Setup of v35:
// ram_single_port
module ram_single_port(
    input clk,
    input write_en,
    input reset,
    input [6:0] addr,
    input [7:0] data_in,
    output reg [7:0] data_out    
);
integer i;
reg [7:0] memory [63:0];
reg [7:0] temp;
reg [7:0] op_buff;
always@(posedge clk) 
begin
    if (reset == 1'b1)
    begin
        for (i=0;i<64;i=i+1) 
            memory[i] <= 8'h00;
        temp<=8'h00;
    end
    else
    begin
        if (write_en == 1)
        begin
            temp <= data_in;
            memory[addr[5:0]] <= data_in;
        end
        else
        begin
            temp <= memory[addr[5:0]];
            data_out <= memory[addr[5:0]];
        end
    end  
end
endmodule
clock: 2.0 ns
lec_check: 0
abc_area: 1
cap_margin: 0
core_aspect_ratio: 0.7
core_margin: 2
core_utilization: 72
cts_cluster_diameter: 233
cts_cluster_size: 10
hold_slack_margin: 0.27
setup_slack_margin: 0.6
slew_margin: 20
tns_end_percent: 10
run.sh (not shown) runs the stock make flow with config.mk's settings and CLKGATE_MAP_FILE=.
Edits applied to the flow inputs when going from v35 to v19:
- removing CORE_ASPECT_RATIO (formerly 0.7)
- removing SETUP_SLACK_MARGIN (formerly 0.6)
- removing TNS_END_PERCENT (formerly 10)
- removing CTS_CLUSTER_SIZE (formerly 10)
- changing CORE_UTILIZATION from 72 to 45
- removing CTS_CLUSTER_DIAMETER (formerly 233)
- removing HOLD_SLACK_MARGIN (formerly 0.27)
- changing CAP_MARGIN from 0 to 20
- removing ABC_AREA (formerly 1)
- changing the clock period (ns, I/O delays scaled along) from 2.0 to 3.6
--- outcome ---
v19: done, clean on timing, DRC and antenna. Against v35 as the reference, v19 delivers a lower non-clock buffer count. Relative to v35, the fraction of area in clock buffers and inverters of v19 is higher by 1.0 points. [v19] number of resized instances in the post-cts repair step fell 92 relative to v35.
Inputs modified between v19 and v2:
- a change of CORE_UTILIZATION from 45 to 35
--- outcome ---
Against v19, v2 reports a transition time at the pin with the least slew margin that is lower. Changes observed in v2 relative to v19: global-route usage dropped 5.2 points; worst endpoint data arrival time went up 100 ps; setup slack of the critical path after layout decreased by 130 ps relative to the old numbers; final instance area went up about 1.8%; register-to-register slack rose by 40 ps. Looking at number of nets in the layout, v2 sits 0.57% lower than v19 does. Going from v19 to v2, count of plain and timing-repair buffers in the layout shrank by a little under 10%. A slowest stage cell on the critical path of sky130_fd_sc_hd__clkdlybuf4s50_1 is what v19 shows, while sky130_fd_sc_hd__nor2_1 belongs to v2.

* * *

The RTL this note starts from:
==> flow/design.v <==
`timescale 1ns/1ps
module ram_single_port(
    input clk,
    input write_en,
    input reset,
    input [6:0] addr,
    input [7:0] data_in,
    output reg [7:0] data_out    
);
integer i;
reg [7:0] memory [63:0];
reg [7:0] temp;
reg [7:0] op_buff;
always@(posedge clk) 
begin
    if (reset == 1'b1)
    begin
        for (i=0;i<64;i=i+1) 
            memory[i] <= 8'h00;
        temp<=8'h00;
    end
    else
    begin
        if (write_en == 1)
        begin
            temp <= data_in;
            memory[addr[5:0]] <= data_in;
        end
        else
        begin
            temp <= memory[addr[5:0]];
            data_out <= memory[addr[5:0]];
        end
    end  
end
endmodule
make LEC_CHECK=0 ABC_AREA=1 CAP_MARGIN=25 CELL_PAD_IN_SITES_GLOBAL_PLACEMENT=0 CORE_ASPECT_RATIO=0.88 CORE_MARGIN=2 CORE_UTILIZATION=57 CTS_CLUSTER_DIAMETER=380 MAX_ROUTING_LAYER=met4 MIN_ROUTING_LAYER=met1 SETUP_SLACK_MARGIN=0.77 SLEW_MARGIN=10 finish   # period 6.14 ns
The starting point ran to the end with no violations.
Rerun with:
ABC_AREA = 0   (was 1)
CAP_MARGIN = 15   (was 25)
CORE_ASPECT_RATIO = unset   (was 0.88)
CORE_UTILIZATION = 70   (was 57)
CTS_CLUSTER_DIAMETER = 27   (was 380)
CTS_CLUSTER_SIZE = 36   (was unset)
SETUP_SLACK_MARGIN = 0.46   (was 0.77)
clock period = 2.0 ns   (was 6.14 ns; I/O delays follow)
Effect: Now the flow finished but fails on setup timing. Final area climbs by about a fifth. Power rose to 4.1 times its value. Die size goes down by about a fifth. Via count climbs by roughly a tenth. Wire length rises by well over a third. Setup slack gets worse by 2.8 ns. Global-route usage came out higher by 22 points.
Rerun with:
CAP_MARGIN = 25   (was 15)
CORE_ASPECT_RATIO = 0.88   (was unset)
CORE_UTILIZATION = 72   (was 70)
CTS_CLUSTER_DIAMETER = 380   (was 27)
CTS_CLUSTER_SIZE = unset   (was 36)
PLACE_DENSITY = 0.67   (was unset)
SETUP_SLACK_MARGIN = 0.77   (was 0.46)
clock period = 9.24 ns   (was 2.0 ns; I/O delays follow)
The new run completed with no timing, DRC or antenna violations.
Total power goes down by 84%.
Die area goes down by 2.7%.
Final cell count goes down by 14%.
Global-route usage goes down by 13 points.
Worst hold slack improved by 0.42 ns.

* * *

== run a ==
// ram_single_port: RTL as listed in full above, without the edits since
export LEC_CHECK = 0
export CAP_MARGIN = 35
export CORE_ASPECT_RATIO = 0.53
export CORE_MARGIN = 2
export CORE_UTILIZATION = 43
export CTS_CLUSTER_DIAMETER = 120
export GPL_ROUTABILITY_DRIVEN = 1
export GPL_TIMING_DRIVEN = 0
export PLACE_DENSITY = 0.83
export SETUP_SLACK_MARGIN = 0.24
export SLEW_MARGIN = 20
create_clock -name core_clock -period 2.09 [get_ports {clk}]
The flow for run a finished, though final verification flagged negative setup slack.
### run a -> run b
- CAP_MARGIN now 20, was 35
- CORE_ASPECT_RATIO no longer set, was 0.53
- GPL_ROUTABILITY_DRIVEN no longer set, was 1
- CTS_CLUSTER_DIAMETER no longer set, was 120
- SETUP_SLACK_MARGIN now -0.2, was 0.24
- CORE_UTILIZATION now 72, was 43
- GPL_TIMING_DRIVEN no longer set, was 0
- PLACE_DENSITY no longer set, was 0.83
- the clock period (ns, I/O delays scaled along) now 2.0, was 2.09
### Flow results
- Run b completed end to end; final checks failed (negative setup slack).
- Compared with run a, run b shows post-route non-filler standard cell count lower by 12%.
- Taking run a as the reference, in run b synthesized cell count held; synthesis-to-finish area growth lost 11 points.
- Going from run a to run b, share of the clock period used by the worst path after layout saw an increase; HPWL after detailed placement lost 24,000 um.
- Run b vs run a: first-pass GRT wire length down by more than 10%
- The static leakage of run b was superior to that of run a.
- Proportion of power drawn by combinational gates ends up lower on run b.
- [run b vs run a] final setup violation count: higher in run b

* * *

## job 3656
// ram_single_port: RTL as listed in full above, without the edits since
clock: 2.0 ns
lec_check: 0
cap_margin: 20
core_margin: 2
core_utilization: 72
cts_cluster_diameter: 366
cts_cluster_size: 14
place_density_lb_addon: 0.26
setup_slack_margin: -0.2
slew_margin: 20
Although job 3656 finished all stages, its layout failed final checks on negative setup slack.
Input changes introduced in job 9150 (baseline for comparison: job 3656):
Settings: changing CORE_UTILIZATION from 72 to 70; changing SETUP_SLACK_MARGIN from -0.2 to 0.46; removing CTS_CLUSTER_SIZE (formerly 14); removing PLACE_DENSITY_LB_ADDON (formerly 0.26); changing CTS_CLUSTER_DIAMETER from 366 to 27; changing CAP_MARGIN from 20 to 25; setting PLACE_DENSITY to 0.55 for the first time; setting CELL_PAD_IN_SITES_GLOBAL_PLACEMENT to 0 for the first time; setting MIN_ROUTING_LAYER to met1 for the first time; setting ABC_AREA to 0 for the first time; changing SLEW_MARGIN from 20 to 10; setting MAX_ROUTING_LAYER to met4 for the first time.
[summary]
The flow for job 9150 finished, though final verification flagged negative setup slack.
The switching power of the nets in job 3656 is 0.65 times that in job 9150.
Between job 3656 and job 9150, the placed instance area is higher for job 9150.
From job 3656 to job 9150 the numbers moved as follows: final setup slack of the worst path went down by 74 ps; wire length after detailed routing went up by 29%; area of the chip went up by 2.8%; global-route wire length before repair went up by about 20%.
Any difference in netlist area before placement between job 3656 and job 9150 is small enough to ignore.
Run comparison: job 9150 critical path launch point memory[54][3]; job 3656 critical path launch point addr[0]
Lower transition time at the pin with the least slew margin goes to job 3656 over job 9150.
Input changes introduced in job 2223 (baseline for comparison: job 9150):
Settings: SETUP_SLACK_MARGIN changed from 0.46 to -0.19; CTS_CLUSTER_DIAMETER changed from 27 to 394; CORE_UTILIZATION changed from 70 to 72; PLACE_DENSITY changed from 0.55 to 0.37.
Results
The final report for job 2223 shows a completed flow and a layout that fails verification, specifically negative setup slack.
Job 2223 vs job 9150 — number of tapcells dropped 7.
Note that the power recorded for job 9150 amounts to 1.4 times the value seen in job 2223.
Job 2223 vs. job 9150: non-clock buffer count down about 6%, chip footprint down 2.7%, die width down about 1.4%, proportion of power drawn by flip-flops and latches up 13 points.
Inputs modified between job 2223 and job 1873:
Settings: setting PLACE_DENSITY_LB_ADDON to 0.27 for the first time; setting CTS_CLUSTER_SIZE to 15 for the first time; changing CTS_CLUSTER_DIAMETER from 394 to 27; removing PLACE_DENSITY (formerly 0.37); changing SETUP_SLACK_MARGIN from -0.19 to 0.46.
Notes after the runs:
As the logs show, job 1873 stopped at global routing (5_1_grt) after a tool error, so it never reached the end of the flow.
From job 1873 to job 2223, die size did not move at all.
As far as number of nets at floorplan goes, job 1873 and job 2223 are indistinguishable; the numbers are identical.
Summary of job 1873 over job 2223: yosys synthesis chip area stayed essentially flat; hold buffer count at cts shows no meaningful change; area of the mapped netlist closely matched the old numbers.
[job 1873] number of setup buffers added after CTS rose 23 relative to job 2223
Number of buffers inserted during clock tree synthesis ends up higher on job 1873.
Number of resized instances in the post-cts repair step ends up higher on job 1873.
As of job 1873, placed standard-cell area had risen by a few percent compared to job 2223.
--- input diff job 1873..job 6184 ---
Settings: changing CTS_CLUSTER_DIAMETER from 27 to 28; changing SLEW_MARGIN from 10 to 40; setting PLACE_DENSITY to 0.37 for the first time; removing PLACE_DENSITY_LB_ADDON (formerly 0.27); changing CTS_CLUSTER_SIZE from 15 to 34; changing CAP_MARGIN from 25 to 40; changing SETUP_SLACK_MARGIN from 0.46 to 0.52.
--- outcome ---
Synthesized net count of job 1873 is on par with job 6184. Between job 6184 and job 1873, the difference in height of the die is negligible. In job 6184 the number of placed cells counting well taps turned out 19 higher than in job 1873. Cell area after technology mapping came out exactly the same in job 6184 and job 1873. Post-synthesis cell count: job 6184 vs job 1873 identical. As the logs show, job 6184 stopped at clock tree synthesis (4_1_cts) after a tool error, so it never reached the end of the flow. In job 6184, placer's final routability congestion estimate is lower than in job 1873. Of job 6184 and job 1873, job 1873 shows the higher placement-stage worst setup slack, with job 6184 below it. Diff job 6184 and job 1873: total cell area at the placement stage higher in job 6184. Job 6184 vs job 1873, placed wire-length estimate went up by about 1%.
Edits applied to the flow inputs when going from job 6184 to job 6833:
Settings: changing SLEW_MARGIN from 40 to 20; removing CELL_PAD_IN_SITES_GLOBAL_PLACEMENT (formerly 0); removing CTS_CLUSTER_SIZE (formerly 34); removing SETUP_SLACK_MARGIN (formerly 0.52); changing CAP_MARGIN from 40 to 20; removing PLACE_DENSITY (formerly 0.37); removing ABC_AREA (formerly 0); removing CTS_CLUSTER_DIAMETER (formerly 28); removing MIN_ROUTING_LAYER (formerly met1); changing CORE_UTILIZATION from 72 to 45; removing MAX_ROUTING_LAYER (formerly met4); changing the clock period (ns, I/O delays scaled along) from 2.0 to 5.0.
==> comparison <==
- Job 6184 terminated abnormally: clock tree synthesis (4_1_cts) reported DPL-0033.
- Having completed the whole flow, job 6833 delivered a layout that passed the timing, DRC and antenna checks.
- HPWL after detailed placement on job 6833 is ahead of job 6184.
- Lower initial cell density of the core goes to job 6833 over job 6184.
- Job 6184 has a lower die width than job 6833.
- In the flow results for job 6184 and job 6833, the count of placed standard cells including taps is smaller on job 6184.
- Diff job 6184 -> job 6833: flip-flop and latch count after synthesis now sits at about the same level, area figure in the yosys stat output roughly the same, height of the die went up, total die area now larger.

* * *

RTL: the design.v shown in full above, as it stands there.
Settings: LEC_CHECK=0, CAP_MARGIN=35, CORE_MARGIN=2, CORE_UTILIZATION=72, CTS_CLUSTER_DIAMETER=382, CTS_CLUSTER_SIZE=18, PLACE_DENSITY_LB_ADDON=0.0, SETUP_SLACK_MARGIN=-0.28, SLEW_MARGIN=20; clock period 3.94 ns.
The starting point completed with no timing, DRC or antenna violations.
Rerun with:
CORE_UTILIZATION = 70   (was 72)
SETUP_SLACK_MARGIN = 0.79   (was -0.28)
clock period = 2.71 ns   (was 3.94 ns; I/O delays follow)
The new run completed with no timing, DRC or antenna violations.
Wire length rose by 13%.
Design area rose by 12%.
Core utilization rose by 6.9 points.
Non-clock buffer count rose by 169.
Combinational power rose by 99%.
Final cell count rose by 7.7%.
Count of clock-buffer cells in the layout is unchanged.
Setup slack degrades by 0.28 ns.
Power rose by 51%.
Global-route usage rose by 2.5 points.
Sequential cell count is unchanged.
Rerun with:
CAP_MARGIN = 20   (was 35)
CTS_CLUSTER_DIAMETER = unset   (was 382)
CTS_CLUSTER_SIZE = unset   (was 18)
Effect:
- The new run went through all stages and came out clean
- routed wire length is lower slightly
- design area increases slightly
- clock-buffer cell count went up by 27
Rerun with:
CORE_UTILIZATION = 45   (was 70)
PLACE_DENSITY_LB_ADDON = unset   (was 0.0)
SETUP_SLACK_MARGIN = 0.03   (was 0.79)
clock period = 3.6 ns   (was 2.71 ns; I/O delays follow)
Result:
- utilization fell by 34 points
- clock power fell by about a fifth
- final cell count rose by a few percent
- setup slack improved by 0.21 ns
- power fell by a quarter to a third
- sequential power fell by a quarter to a third
- routed wire length fell by a few percent

* * *

// ram_single_port: RTL as listed in full above, without the edits since
Settings: LEC_CHECK=0, ABC_AREA=0, CAP_MARGIN=25, CELL_PAD_IN_SITES_DETAIL_PLACEMENT=0, CELL_PAD_IN_SITES_GLOBAL_PLACEMENT=2, CORE_ASPECT_RATIO=1.66, CORE_MARGIN=2, CORE_UTILIZATION=41, CTS_CLUSTER_DIAMETER=39, CTS_CLUSTER_SIZE=34, GPL_ROUTABILITY_DRIVEN=1, GPL_TIMING_DRIVEN=1, HOLD_SLACK_MARGIN=0.29, MAX_ROUTING_LAYER=met5, MIN_ROUTING_LAYER=met1, PLACE_DENSITY_LB_ADDON=0.21, SETUP_SLACK_MARGIN=0.77, SLEW_MARGIN=10, TNS_END_PERCENT=55; clock period 6.47 ns.
Then changed:
Settings changed: ABC_AREA 0 to 1, CAP_MARGIN 25 to 20, CELL_PAD_IN_SITES_DETAIL_PLACEMENT 0 to not set, CELL_PAD_IN_SITES_GLOBAL_PLACEMENT 2 to not set, CORE_ASPECT_RATIO 1.66 to not set, CORE_UTILIZATION 41 to 68, CTS_CLUSTER_DIAMETER 39 to not set, CTS_CLUSTER_SIZE 34 to not set, GPL_ROUTABILITY_DRIVEN 1 to not set, HOLD_SLACK_MARGIN 0.29 to not set, MAX_ROUTING_LAYER met5 to not set, MIN_ROUTING_LAYER met1 to not set, PLACE_DENSITY_LB_ADDON 0.21 to not set, SETUP_SLACK_MARGIN 0.77 to not set, SLEW_MARGIN 10 to 20, TNS_END_PERCENT 55 to 45.
Clock period 6.47 ns to 2.64 ns, I/O delays scaled along.
The new run passed the timing, DRC and antenna checks.
Final cell count rises by 30%.
Wire length shrinks by 14%.
Final area goes up by 4.3%.
Die area is lower by 38%.
Clock skew is lower by 5.9 ps.
Power is higher to 2.5 times its value.
Global-route usage rises by 10 points.
Setup slack degrades by 2000 ps.
Non-clock buffer count increases by 102.
Then changed:
Settings changed: ABC_AREA 1 to not set, CORE_ASPECT_RATIO set to 0.77, CORE_UTILIZATION 68 to 47, CTS_CLUSTER_SIZE set to 53, GPL_ROUTABILITY_DRIVEN set to 0, GPL_TIMING_DRIVEN 1 to not set, TNS_END_PERCENT 45 to not set.
Clock period 2.64 ns to 5.0 ns, I/O delays scaled along.
Setup slack is better by 630 ps.
Synthesized area decreases by about 1.2%.
Clock power decreases by 45%.
Die size rises by 42%.
Final area goes down by 3.5%.
Count of clock-buffer cells in the layout climbs by 4.
Via count is lower by 20%.
Synthesized cell count falls by about 35%.
Then changed:
Settings changed: CAP_MARGIN 20 to 15, CORE_ASPECT_RATIO 0.77 to not set, CORE_UTILIZATION 47 to 72, CTS_CLUSTER_SIZE 53 to 35, GPL_ROUTABILITY_DRIVEN 0 to not set, PLACE_DENSITY set to 0.38, SETUP_SLACK_MARGIN set to 0.6.
Clock period 5.0 ns to 2.07 ns, I/O delays scaled along.
After rerunning: The new run finished but fails on setup timing; area after synthesis does not change; worst setup slack gets worse by 1200 ps; synthesized cell count stays the same; clock skew came out higher by 9.5 ps; cell area came out higher by 13%; sequential power came out higher by 140%; via count came out higher by 22%; register-to-register slack gets worse by 2800 ps; utilization came out higher by 39 points; first-iteration DRC count came out higher by 89%; cell count came out higher by 0.87%.
Then changed:
Settings changed: ABC_AREA set to 1, CAP_MARGIN 15 to 0, CTS_CLUSTER_DIAMETER set to 233, CTS_CLUSTER_SIZE 35 to 10, HOLD_SLACK_MARGIN set to 0.27, PLACE_DENSITY 0.38 to not set.
Clock period 2.07 ns to 2.0 ns, I/O delays scaled along.
=> This time the run produced a clean layout. Via count rose by 8.1%. Setup slack is better by 410 ps. Synthesized area rose by 1.2%. Register-to-register slack is better by 550 ps. Sequential power barely changes. Global-route usage fell by 8.9 points. Total power fell by 0.40%.
Power figures rest on the tool's default switching activity, not on a simulated workload.
